==> flow/design.v (excerpt) <==
module BallCompetition(
    input	wire clk,					 
    input   wire rstn,					 
    input	wire	[3:0]  sw_in,  	 
    input   wire  [2:0]  key_in,		 
    output	wire	[1:0]  reg_ab,  	 
    output  wire  [7:0]  led_time,	 
    output  [8:0]  seg_led_1,			 
	 output  [8:0]  seg_led_2			 
);
==> flow/config.mk <==
export PLATFORM = sky130hd
export DESIGN_NAME = BallCompetition
export DESIGN_NICKNAME = BallCompetition
export VERILOG_FILES = /design/flow/design.v
export SDC_FILE = /design/flow/constraint.sdc
export NUM_CORES = 4
export LEC_CHECK = 0
export ABC_AREA = 1
export CAP_MARGIN = 20
export CORE_ASPECT_RATIO = 0.5
export CORE_MARGIN = 2
export CORE_UTILIZATION = 72
export CTS_CLUSTER_DIAMETER = 338
export CTS_CLUSTER_SIZE = 99
export PLACE_DENSITY = 0.35
export SETUP_SLACK_MARGIN = -0.35
export SLEW_MARGIN = 20
==> flow/constraint.sdc <==
create_clock -name core_clock -period 3.49 [get_ports {clk}]
set_input_delay 0.6980 -clock core_clock [delete_from_list [all_inputs] [get_ports {clk}]]
set_output_delay 0.6980 -clock core_clock [all_outputs]
set_load 0.01 [all_outputs]
run.sh (not shown) runs the stock make flow with config.mk's settings and CLKGATE_MAP_FILE=.
The first run stopped in global routing (GRT-0232).
Rerun with:
--- a/flow/config.mk
+++ b/flow/config.mk
@@ -8 +7,0 @@
-export ABC_AREA = 1
@@ -10 +8,0 @@
-export CORE_ASPECT_RATIO = 0.5
@@ -12,5 +10 @@
-export CORE_UTILIZATION = 72
-export CTS_CLUSTER_DIAMETER = 338
-export CTS_CLUSTER_SIZE = 99
-export PLACE_DENSITY = 0.35
-export SETUP_SLACK_MARGIN = -0.35
+export CORE_UTILIZATION = 62
==> flow/constraint.sdc (replaced) <==
create_clock -name core_clock -period 6.62 [get_ports {clk}]
set_input_delay 1.3240 -clock core_clock [delete_from_list [all_inputs] [get_ports {clk}]]
set_output_delay 1.3240 -clock core_clock [all_outputs]
set_load 0.01 [all_outputs]
Outcome: Now the flow ran to the end with no violations. Synthesized area shrinks slightly. Die size is higher by roughly a tenth. Synthesized cell count decreases by about a fifth.
Rerun with:
--- a/flow/config.mk
+++ b/flow/config.mk
@@ -10 +10 @@
-export CORE_UTILIZATION = 62
+export CORE_UTILIZATION = 27
==> flow/constraint.sdc (replaced) <==
create_clock -name core_clock -period 7.86 [get_ports {clk}]
set_input_delay 1.5720 -clock core_clock [delete_from_list [all_inputs] [get_ports {clk}]]
set_output_delay 1.5720 -clock core_clock [all_outputs]
set_load 0.01 [all_outputs]
- sequential power goes down by about a fifth
- area after synthesis is unchanged
- setup slack improved by 0.31 ns
- utilization goes down by 41 points
- clock skew barely changes
- final area stays flat
- synthesized cell count is unchanged
- worst hold slack got worse by 0.0058 ns

* * *

BallCompetition again, from the RTL that the note above started with.
Settings: LEC_CHECK=0, ABC_AREA=1, CAP_MARGIN=40, CORE_MARGIN=2, CORE_UTILIZATION=72, CTS_CLUSTER_DIAMETER=400, PLACE_DENSITY=0.4, SLEW_MARGIN=20; clock period 4.42 ns.
The starting point finished with negative setup slack left.
Rerun with:
--- a/flow/config.mk
+++ b/flow/config.mk
@@ -7,8 +7,8 @@
 export LEC_CHECK = 0
 export ABC_AREA = 1
-export CAP_MARGIN = 40
+export CAP_MARGIN = 20
 export CORE_MARGIN = 2
 export CORE_UTILIZATION = 72
-export CTS_CLUSTER_DIAMETER = 400
-export PLACE_DENSITY = 0.4
+export CTS_CLUSTER_DIAMETER = 103
+export CTS_CLUSTER_SIZE = 99
 export SLEW_MARGIN = 20
==> flow/constraint.sdc (replaced) <==
create_clock -name core_clock -period 6.37 [get_ports {clk}]
set_input_delay 1.2740 -clock core_clock [delete_from_list [all_inputs] [get_ports {clk}]]
set_output_delay 1.2740 -clock core_clock [all_outputs]
set_load 0.01 [all_outputs]
Effect: The new run finished clean; final cell count drops by a little under a tenth; via count went down by about a fifth; first-iteration DRC count decreases by well over a third; non-clock buffer count came out lower by 171; routed wire length falls by a quarter to a third; worst hold slack improved by 0.13 ns; synthesized area stays the same; final area drops by roughly a tenth; combinational power shrinks by well over a third; sequential share of layout area went up by 4.1 points; core utilization decreases by 12 points.
Rerun with:
--- a/flow/config.mk
+++ b/flow/config.mk
@@ -6,9 +6,7 @@
 export NUM_CORES = 4
 export LEC_CHECK = 0
-export ABC_AREA = 1
 export CAP_MARGIN = 20
 export CORE_MARGIN = 2
-export CORE_UTILIZATION = 72
-export CTS_CLUSTER_DIAMETER = 103
+export CORE_UTILIZATION = 64
 export CTS_CLUSTER_SIZE = 99
 export SLEW_MARGIN = 20
==> flow/constraint.sdc (replaced) <==
create_clock -name core_clock -period 5.49 [get_ports {clk}]
set_input_delay 1.0980 -clock core_clock [delete_from_list [all_inputs] [get_ports {clk}]]
set_output_delay 1.0980 -clock core_clock [all_outputs]
set_load 0.01 [all_outputs]
What happened:
- The changed run produced a clean layout
- first-iteration DRC count rises by roughly a tenth
- worst setup slack degrades by 0.29 ns
- clock skew stays flat
- wire length rises by about a fifth
- total power rises by roughly a tenth
- synthesized cell count falls by about a fifth
- via count rises by a few percent
- final area rises by roughly a tenth
Rerun with:
--- a/flow/config.mk
+++ b/flow/config.mk
@@ -6,7 +6,7 @@
 export NUM_CORES = 4
 export LEC_CHECK = 0
+export ABC_AREA = 1
 export CAP_MARGIN = 20
 export CORE_MARGIN = 2
-export CORE_UTILIZATION = 64
-export CTS_CLUSTER_SIZE = 99
-export SLEW_MARGIN = 20
+export CORE_UTILIZATION = 66
+export SLEW_MARGIN = 5
==> flow/constraint.sdc (replaced) <==
create_clock -name core_clock -period 5.51 [get_ports {clk}]
set_input_delay 1.1020 -clock core_clock [delete_from_list [all_inputs] [get_ports {clk}]]
set_output_delay 1.1020 -clock core_clock [all_outputs]
set_load 0.01 [all_outputs]
Via count goes down by 5.7%. Worst setup slack gets better by 0.38 ns. Cell area came out lower by 6.2%. Die size falls by 1.3%. Total power rises by 3.6%. Combinational power goes up by 26%. Hold slack degrades by 0.011 ns.
Rerun with:
--- a/flow/config.mk
+++ b/flow/config.mk
@@ -6,7 +6,6 @@
 export NUM_CORES = 4
 export LEC_CHECK = 0
-export ABC_AREA = 1
 export CAP_MARGIN = 20
 export CORE_MARGIN = 2
-export CORE_UTILIZATION = 66
-export SLEW_MARGIN = 5
+export CORE_UTILIZATION = 52
+export SLEW_MARGIN = 20
==> flow/constraint.sdc (replaced) <==
create_clock -name core_clock -period 6.3 [get_ports {clk}]
set_input_delay 1.2600 -clock core_clock [delete_from_list [all_inputs] [get_ports {clk}]]
set_output_delay 1.2600 -clock core_clock [all_outputs]
set_load 0.01 [all_outputs]
Effect:
- first-iteration DRC count rose by 12%
- global-route usage falls by 3.7 points
- routed wire length increases by 11%
- clock skew hardly moves
- non-clock buffer count climbs by 14
- via count goes down by 3.1%
- clock power drops by about 10%
- power came out lower by 21%
- final area drops by 0.69%

* * *

Setup of raven:
Starting RTL as in the previous note.
Settings: LEC_CHECK=0, ABC_AREA=1, CAP_MARGIN=20, CORE_ASPECT_RATIO=1.08, CORE_MARGIN=5, CORE_UTILIZATION=69, CTS_CLUSTER_DIAMETER=294, CTS_CLUSTER_SIZE=98, MAX_ROUTING_LAYER=met5, PLACE_DENSITY_LB_ADDON=0.29, SETUP_SLACK_MARGIN=-0.39, SLEW_MARGIN=20, TNS_END_PERCENT=30; clock period 5.45 ns.
raven ran to completion and came out clean on the timing, design-rule and antenna checks.
#### Input delta (onyx over raven)
==> flow/config.mk <==
export PLATFORM = sky130hd
export DESIGN_NAME = BallCompetition
export DESIGN_NICKNAME = BallCompetition
export VERILOG_FILES = /design/flow/design.v
export SDC_FILE = /design/flow/constraint.sdc
export NUM_CORES = 4
export LEC_CHECK = 0
export CAP_MARGIN = 20
export CORE_MARGIN = 2
export CORE_UTILIZATION = 40
export SLEW_MARGIN = 20
==> flow/constraint.sdc <==
create_clock -name core_clock -period 10.0 [get_ports {clk}]
set_input_delay 2.0000 -clock core_clock [delete_from_list [all_inputs] [get_ports {clk}]]
set_output_delay 2.0000 -clock core_clock [all_outputs]
set_load 0.01 [all_outputs]
[summary]
Diff raven -> onyx: instance area after placement has decreased, wire length of the first global-routing pass has increased, share of cell area taken by flip-flops and latches grew by 1.2 points.
The following lists how juniper was set up differently from onyx:
--- a/flow/config.mk
+++ b/flow/config.mk
@@ -8,0 +9 @@
+export CORE_ASPECT_RATIO = 1.37
@@ -10,0 +12,2 @@
+export GPL_ROUTABILITY_DRIVEN = 0
+export HOLD_SLACK_MARGIN = 0.11
[summary]
Fraction of area in registers essentially unchanged between juniper and onyx.
Sort onyx and juniper by number of optimization iterations in the first detailed-route pass asc -> top: juniper
The run showing the smaller arrival time of the worst setup path is onyx.
juniper reports a lower global-route wire length before repair than onyx does.
Compared with onyx, in juniper share of power burned in the clock network saw an increase; number of global-route vias before repair increased by about 1.8% relative to the old numbers.
Post-layout total power is lower on onyx
diff inputs: juniper => indigo
--- a/flow/config.mk
+++ b/flow/config.mk
@@ -9 +8,0 @@
-export CORE_ASPECT_RATIO = 1.37
@@ -12,2 +10,0 @@
-export GPL_ROUTABILITY_DRIVEN = 0
-export HOLD_SLACK_MARGIN = 0.11
==> flow/constraint.sdc <==
create_clock -name core_clock -period 7.86 [get_ports {clk}]
set_input_delay 1.5720 -clock core_clock [delete_from_list [all_inputs] [get_ports {clk}]]
set_output_delay 1.5720 -clock core_clock [all_outputs]
set_load 0.01 [all_outputs]
--- outcome ---
- Compared with juniper, in indigo total area of multi-input combinational cells held, register-to-register setup slack lost 1.95 ns.
- Worst hold slack across all endpoints: juniper vs indigo — no meaningful difference
- Compared to juniper, indigo has placed standard-cell area about 0.6% higher.
- Compared juniper against indigo; sequential share of layout area within noise.
- indigo has completed all stages; timing, DRC and antenna checks passed.
- Against juniper, indigo comes in 0.23 points lower on multi-input gate share of total cell area.
- Comparing juniper against indigo, there is no change at all in synthesized cell count.
- Worst-case setup slack after placement, juniper and indigo: higher on juniper
- Comparing juniper against indigo, there is no change at all in number of cells upsized or downsized after cts.
No activity file was given, so power comes from the tool's default toggle rates.
